==> inputs of v28 <==
==> flow/design.v <==
module solver (
    input clk,
    input reset,
    input insert,
    input advance,
    input [3:0] value,
    output [40:0] solution
);
(* mem2reg *)
reg [40:0] counts [9];
assign solution =
    counts[0] + counts[1] + counts[2]
    + counts[3] + counts[4] + counts[5]
    + counts[6] + counts[7] + counts[8];
always @(posedge clk) begin
    if (reset) begin
        for (integer i = 0; i < 9; i = i + 1) begin
            counts[i] <= 0;
        end
    end if (insert) begin
        counts[value] <= counts[value] + 1;
    end if (advance) begin
        for (integer i = 1; i < 7; i = i + 1) begin
            counts[i - 1] <= counts[i];
        end
        counts[6] <= counts[7] + counts[0];
        counts[7] <= counts[8];
        counts[8] <= counts[0];
    end
end
endmodule
==> flow/run.sh <==
#!/bin/bash
# the make line also repeats each setting of config.mk as NAME=value (left out here)
make -C /OpenROAD-flow-scripts/flow DESIGN_CONFIG=/design/flow/config.mk WORK_HOME=/design/flow/orfs CLKGATE_MAP_FILE= finish
==> flow/config.mk <==
export PLATFORM = sky130hd
export DESIGN_NAME = solver
export DESIGN_NICKNAME = solver
export VERILOG_FILES = /design/flow/design.v
export SDC_FILE = /design/flow/constraint.sdc
export NUM_CORES = 4
export LEC_CHECK = 0
export CAP_MARGIN = 20
export CORE_MARGIN = 2
export CORE_UTILIZATION = 72
export CTS_CLUSTER_DIAMETER = 96
export CTS_CLUSTER_SIZE = 14
export SETUP_SLACK_MARGIN = -0.41
export SLEW_MARGIN = 20
==> flow/constraint.sdc <==
create_clock -name core_clock -period 4.23 [get_ports {clk}]
set_input_delay 0.8460 -clock core_clock [delete_from_list [all_inputs] [get_ports {clk}]]
set_output_delay 0.8460 -clock core_clock [all_outputs]
set_load 0.01 [all_outputs]
==> inputs of v11, as changes to v28 <==
- ABC_AREA: not set -> 1
- CELL_PAD_IN_SITES_DETAIL_PLACEMENT: not set -> 2
- CELL_PAD_IN_SITES_GLOBAL_PLACEMENT: not set -> 2
- CORE_ASPECT_RATIO: not set -> 0.97
- CORE_UTILIZATION: 72 -> 50
- CTS_CLUSTER_DIAMETER: 96 -> not set
- CTS_CLUSTER_SIZE: 14 -> 42
- GPL_ROUTABILITY_DRIVEN: not set -> 1
- GPL_TIMING_DRIVEN: not set -> 0
- HOLD_SLACK_MARGIN: not set -> 0.23
- MAX_ROUTING_LAYER: not set -> met4
- MIN_ROUTING_LAYER: not set -> met2
- SETUP_SLACK_MARGIN: -0.41 -> 0.94
- SLEW_MARGIN: 20 -> 35
==> flow/constraint.sdc (replaced) <==
create_clock -name core_clock -period 9.99 [get_ports {clk}]
set_input_delay 1.9980 -clock core_clock [delete_from_list [all_inputs] [get_ports {clk}]]
set_output_delay 1.9980 -clock core_clock [all_outputs]
set_load 0.01 [all_outputs]
==> inputs of v14, as changes to v28 <==
- CORE_UTILIZATION: 72 -> 40
- CTS_CLUSTER_DIAMETER: 96 -> not set
- CTS_CLUSTER_SIZE: 14 -> not set
- SETUP_SLACK_MARGIN: -0.41 -> not set
==> flow/constraint.sdc (replaced) <==
create_clock -name core_clock -period 8.74 [get_ports {clk}]
set_input_delay 1.7480 -clock core_clock [delete_from_list [all_inputs] [get_ports {clk}]]
set_output_delay 1.7480 -clock core_clock [all_outputs]
set_load 0.01 [all_outputs]
==> notes <==
Area after synthesis: v11 is higher than v14 (about 9%).
In v11 the synthesized cell count is larger than in v14, by about 43%.
In v11 the die size is higher than in v28, by about 56%.
v14 went through all stages and came out clean. v11 aborted during global placement without I/O, error GPL-0301. v28 never finished: it broke off in global routing.


==> run a <==
Starts from the design.v that is shown in full above.
==> flow/config.mk <==
export PLATFORM = sky130hd
export DESIGN_NAME = solver
export DESIGN_NICKNAME = solver
export VERILOG_FILES = /design/flow/design.v
export SDC_FILE = /design/flow/constraint.sdc
export NUM_CORES = 4
export LEC_CHECK = 0
export ABC_AREA = 1
export CAP_MARGIN = 20
export CORE_MARGIN = 2
export CORE_UTILIZATION = 72
export CTS_CLUSTER_DIAMETER = 340
export CTS_CLUSTER_SIZE = 96
export HOLD_SLACK_MARGIN = 0.29
export PLACE_DENSITY = 0.39
export SLEW_MARGIN = 20
==> flow/constraint.sdc <==
create_clock -name core_clock -period 5.03 [get_ports {clk}]
set_input_delay 1.0060 -clock core_clock [delete_from_list [all_inputs] [get_ports {clk}]]
set_output_delay 1.0060 -clock core_clock [all_outputs]
set_load 0.01 [all_outputs]
run.sh (not shown) runs the stock make flow with config.mk's settings and CLKGATE_MAP_FILE=.
==> inputs of run b, as changes to run a <==
Settings changed: CORE_ASPECT_RATIO from default to 0.92, CTS_CLUSTER_DIAMETER 340 to 400, CTS_CLUSTER_SIZE 96 to 99, HOLD_SLACK_MARGIN 0.29 to default, PLACE_DENSITY 0.39 to 0.41, TNS_END_PERCENT from default to 15.
==> flow/constraint.sdc (replaced) <==
create_clock -name core_clock -period 5.85 [get_ports {clk}]
set_input_delay 1.1700 -clock core_clock [delete_from_list [all_inputs] [get_ports {clk}]]
set_output_delay 1.1700 -clock core_clock [all_outputs]
set_load 0.01 [all_outputs]
==> inputs of run c, as changes to run a <==
Settings changed: CAP_MARGIN 20 to 5, CTS_CLUSTER_DIAMETER 340 to 96, CTS_CLUSTER_SIZE 96 to 73, HOLD_SLACK_MARGIN 0.29 to default, PLACE_DENSITY 0.39 to default, SETUP_SLACK_MARGIN from default to 0.36.
==> flow/constraint.sdc (replaced) <==
create_clock -name core_clock -period 4.23 [get_ports {clk}]
set_input_delay 0.8460 -clock core_clock [delete_from_list [all_inputs] [get_ports {clk}]]
set_output_delay 0.8460 -clock core_clock [all_outputs]
set_load 0.01 [all_outputs]
==> impl_metrics.tcl <==
# implementation run metrics
set metrics [dict create \
    status "aborted with a tool error" \
    haltStage "5_1_grt" \
    tool.error "[ERROR GRT-0116] Global routing finished with congestion. Check the congestion regions in the DRC Viewer." \
    coreArea_um2 45090 \
    initCoreUtil 0.7264 \
    place_ws_ns -2.076 \
    placementRows 78 \
    die_h_um 217.3 \
]
That was run c.
==> impl_metrics.tcl <==
# implementation run metrics
set metrics [dict create \
    placementRows 74 \
    status "aborted with a tool error" \
    initCoreUtil 0.7339 \
    die_h_um 208.6 \
    place_ws_ns -0.5283 \
    haltStage "5_1_grt" \
    tool.error "[ERROR GRT-0232] Routing congestion too high. Check the congestion heatmap in the GUI." \
]
That was run b.
==> impl_metrics.tcl <==
# implementation run metrics
set metrics [dict create \
    status "aborted with a tool error" \
    haltStage "5_1_grt" \
    tool.error "[ERROR GRT-0232] Routing congestion too high. Check the congestion heatmap in the GUI." \
    cts_buffers 7 \
    placementRows 78 \
    place_ws_ns -1.243 \
    grt.busiest_layer "met2" \
    die_h_um 217.3 \
    initCoreUtil 0.7264 \
    coreArea_um2 45090 \
]
That was run a.
